run 1:
==> flow/design.v (excerpt) <==
module muldiv#(parameter XLEN = 32)
(
    input                   clk_i,
    input                   rst_i,
    input  [XLEN-1 : 0]     a_i,
    input  [XLEN-1 : 0]     b_i,
    input                   req_i,
    input  [ 2 : 0]         operation_sel_i,
    output reg [XLEN-1 : 0] muldiv_result_o,
    output reg              ready_o
);
function [XLEN-1 : 0] abs;
    input [XLEN-1 : 0] num;
    abs = num[XLEN-1] ? -num : num;
endfunction
wire operation_mul, operation_mulh, operation_mulhsu, operation_mulhu,
     operation_div, operation_divu, operation_rem, operation_remu;
assign operation_mul = (operation_sel_i == 3'b000);
assign operation_mulh = (operation_sel_i == 3'b001);
assign operation_mulhsu = (operation_sel_i == 3'b010);
assign operation_mulhu = (operation_sel_i == 3'b011);
assign operation_div = (operation_sel_i == 3'b100);
assign operation_divu = (operation_sel_i == 3'b101);
assign operation_rem = (operation_sel_i == 3'b110);
assign operation_remu = (operation_sel_i == 3'b111);
wire is_divider, is_a_zero, is_b_zero,
     is_a_neg, is_b_neg, signed_adjust, mul_overflow;
assign is_divider = operation_sel_i[2];
assign is_a_zero = (a_i == 32'b0);
assign is_b_zero = (b_i == 32'b0);
assign is_a_neg  = a_i[31] & (operation_mulh | operation_mulhsu | operation_div | operation_rem);
assign is_b_neg  = b_i[31] & (operation_mulh | operation_div | operation_rem);
assign signed_adjust = is_a_neg ^ is_b_neg;
assign mul_overflow   = (is_a_neg & (a_i[30: 0] == 31'b0));
wire [XLEN-1 : 0] op_a, op_b;
assign op_a = ( | is_a_neg)? abs(a_i) : a_i;
assign op_b = ( | is_b_neg)? abs(b_i) : b_i;
wire              is_calc_done;
reg  [XLEN-1 : 0] reg32;
reg  [XLEN*2 : 0] result;        
reg  [ 5 : 0]     cnt;
reg  [XLEN-1 : 0]   op_a_r, op_b_r;
reg  [XLEN*2-1 : 0] fast_result, mul0, mul1;
reg  [ 1 : 0]       fast_mul_counter;
assign is_calc_done = !(operation_mul | operation_mulh | operation_mulhsu |
                        operation_mulhu)? ~|cnt : & fast_mul_counter;
wire [XLEN-1 : 0] mull, mulh, quotient, remainder;
assign mull = result[31 : 0];
assign mulh = result[63 : 32];
assign quotient = result[31 : 0];
  ...
For scale: about 100 I/O pins, ~0.056 mm² of cells after synthesis.
clock: 8.5 ns
lec_check: 0
cap_margin: 20
cell_pad_in_sites_detail_placement: 2
cell_pad_in_sites_global_placement: 2
core_aspect_ratio: 1.04
core_margin: 9
core_utilization: 58
cts_cluster_diameter: 359
cts_cluster_size: 68
gpl_routability_driven: 0
gpl_timing_driven: 0
hold_slack_margin: 0.29
max_routing_layer: met5
place_density: 0.6
setup_slack_margin: 1.2
slew_margin: 15
tns_end_percent: 85
run.sh (not shown) runs the stock make flow with config.mk's settings and CLKGATE_MAP_FILE=.
Run 1 did not run to completion, as it errored out during detailed placement.
Inputs modified between run 1 and run 2:
- removing GPL_TIMING_DRIVEN (formerly 0)
- removing HOLD_SLACK_MARGIN (formerly 0.29)
- removing CELL_PAD_IN_SITES_DETAIL_PLACEMENT (formerly 2)
- changing CTS_CLUSTER_DIAMETER from 359 to 333
- removing GPL_ROUTABILITY_DRIVEN (formerly 0)
- removing TNS_END_PERCENT (formerly 85)
- changing CORE_MARGIN from 9 to 2
- removing CORE_ASPECT_RATIO (formerly 1.04)
- changing CTS_CLUSTER_SIZE from 68 to 98
- removing CELL_PAD_IN_SITES_GLOBAL_PLACEMENT (formerly 2)
- setting ABC_AREA to 1 for the first time
- changing CORE_UTILIZATION from 58 to 72
- removing SETUP_SLACK_MARGIN (formerly 1.2)
- removing MAX_ROUTING_LAYER (formerly met5)
- changing PLACE_DENSITY from 0.6 to 0.4
- changing SLEW_MARGIN from 15 to 20
- changing the clock period (ns, I/O delays scaled along) from 8.5 to 3.85
- In the summary table, run 2 is marked failed, with error GRT-0116 raised in global routing.
- The final reports for run 2 and run 1 show area of the chip lower in the former.
- Higher area inside the core boundary among run 1 and run 2: run 1
- Measured against run 1, the synthesized cell count of run 2 comes out at 1.3 times the reference value.
- When run 2 is set beside run 1, its sequential area share after synthesis turns out to be 1.4 points smaller.
For run 3, these inputs were changed with respect to run 2:
- PLACE_DENSITY removed (was 0.4)
- PLACE_DENSITY_LB_ADDON newly set to 0.28
- ABC_AREA removed (was 1)
- CTS_CLUSTER_DIAMETER removed (was 333)
- SETUP_SLACK_MARGIN newly set to 1.07
- CAP_MARGIN changed from 20 to 40
- CTS_CLUSTER_SIZE removed (was 98)
- the clock period (ns, I/O delays scaled along) changed from 3.85 to 6.94
[summary]
- Ran to the end and failed final checks on setup timing: run 3.
- Sort run 2 and run 3 by fraction of synthesized cell area in xor and xnor cells asc -> top: run 2
- Number of core rows in run 3 is about 3.8% below run 2.
- Taking run 2 as 1.0, run 3 lands at 0.931 on die size.
- Across both runs, area after synthesis was lower for run 3 than for run 2.
Inputs modified between run 3 and run 4:
- CAP_MARGIN now 20, was 40
- PLACE_DENSITY_LB_ADDON no longer set, was 0.28
- CORE_UTILIZATION now 40, was 72
- PLACE_DENSITY now 0.6, previously not set
- SETUP_SLACK_MARGIN no longer set, was 1.07
- the clock period (ns, I/O delays scaled along) now 8.33, was 6.94
Results
The final reports for run 4 and run 3 show placeable core region higher in the former.
Run 4 was carried through to the last stage, and its layout satisfied the timing, design-rule and antenna checks.
Taking run 4 as 1.0, run 3 lands at 1.08 on placer's final routability congestion estimate.
Min time the worst path needs with I/O delays and setup across run 4 and run 3: run 3
Setup changes, run 4 to run 5
- MAX_ROUTING_LAYER now met4, previously not set
- CORE_UTILIZATION now 65, was 40
- CTS_CLUSTER_DIAMETER now 289, previously not set
- the clock period (ns, I/O delays scaled along) now 7.06, was 8.33
Findings:
- In run 5 the implementation completed, yet the final layout does not meet the checks, the culprit being setup timing.
- Wire length deteriorates in run 5 relative to run 4.
- Changes observed in run 5 relative to run 4: first-pass GRT wire length went up by 3300 µm, smallest setup slack after layout went down by 0.82 ns.
- Run 5 vs. run 4: final cycle utilization of the critical path went up by 11 points.
- Summary — cell count, run 5 relative to run 4: lower, by 415.
- Number of clock buffer instances in the layout of run 5 falls short of that of run 4 by more than 10%.
- Run 4 vs run 5, highest metal layer used by the detailed router: met5 vs met4
- Compared with run 4, in run 5 clock-cell share of area lower, met2 usage higher.
[inputs] run 6 vs run 5
- putting SETUP_SLACK_MARGIN at -0.46 where nothing was set
- putting ABC_AREA at 1 where nothing was set
- swapping 65 for 72 in CORE_UTILIZATION
- clearing CTS_CLUSTER_DIAMETER, which used to be 289
- clearing MAX_ROUTING_LAYER, which used to be met4
- putting CTS_CLUSTER_SIZE at 88 where nothing was set
- swapping 0.6 for 0.78 in PLACE_DENSITY
- swapping 7.06 for 6.57 in the clock period (ns, I/O delays scaled along)
==> results <==
Flow for run 6 halted at global routing, error code GRT-0116. Compared with run 5, run 6 shows overall die height that has gone down slightly. Run 5 → run 6: post-synthesis instance area went up; area of the core lower. Run 6 ended with more placement-stage cell area than run 5. Note that the post-synthesis area per instance recorded for run 6 amounts to 0.80 times the value seen in run 5. | row count | run 6 vs run 5 | 0.93% lower |. Lower cell count after synthesis was reported by run 5, not run 6.
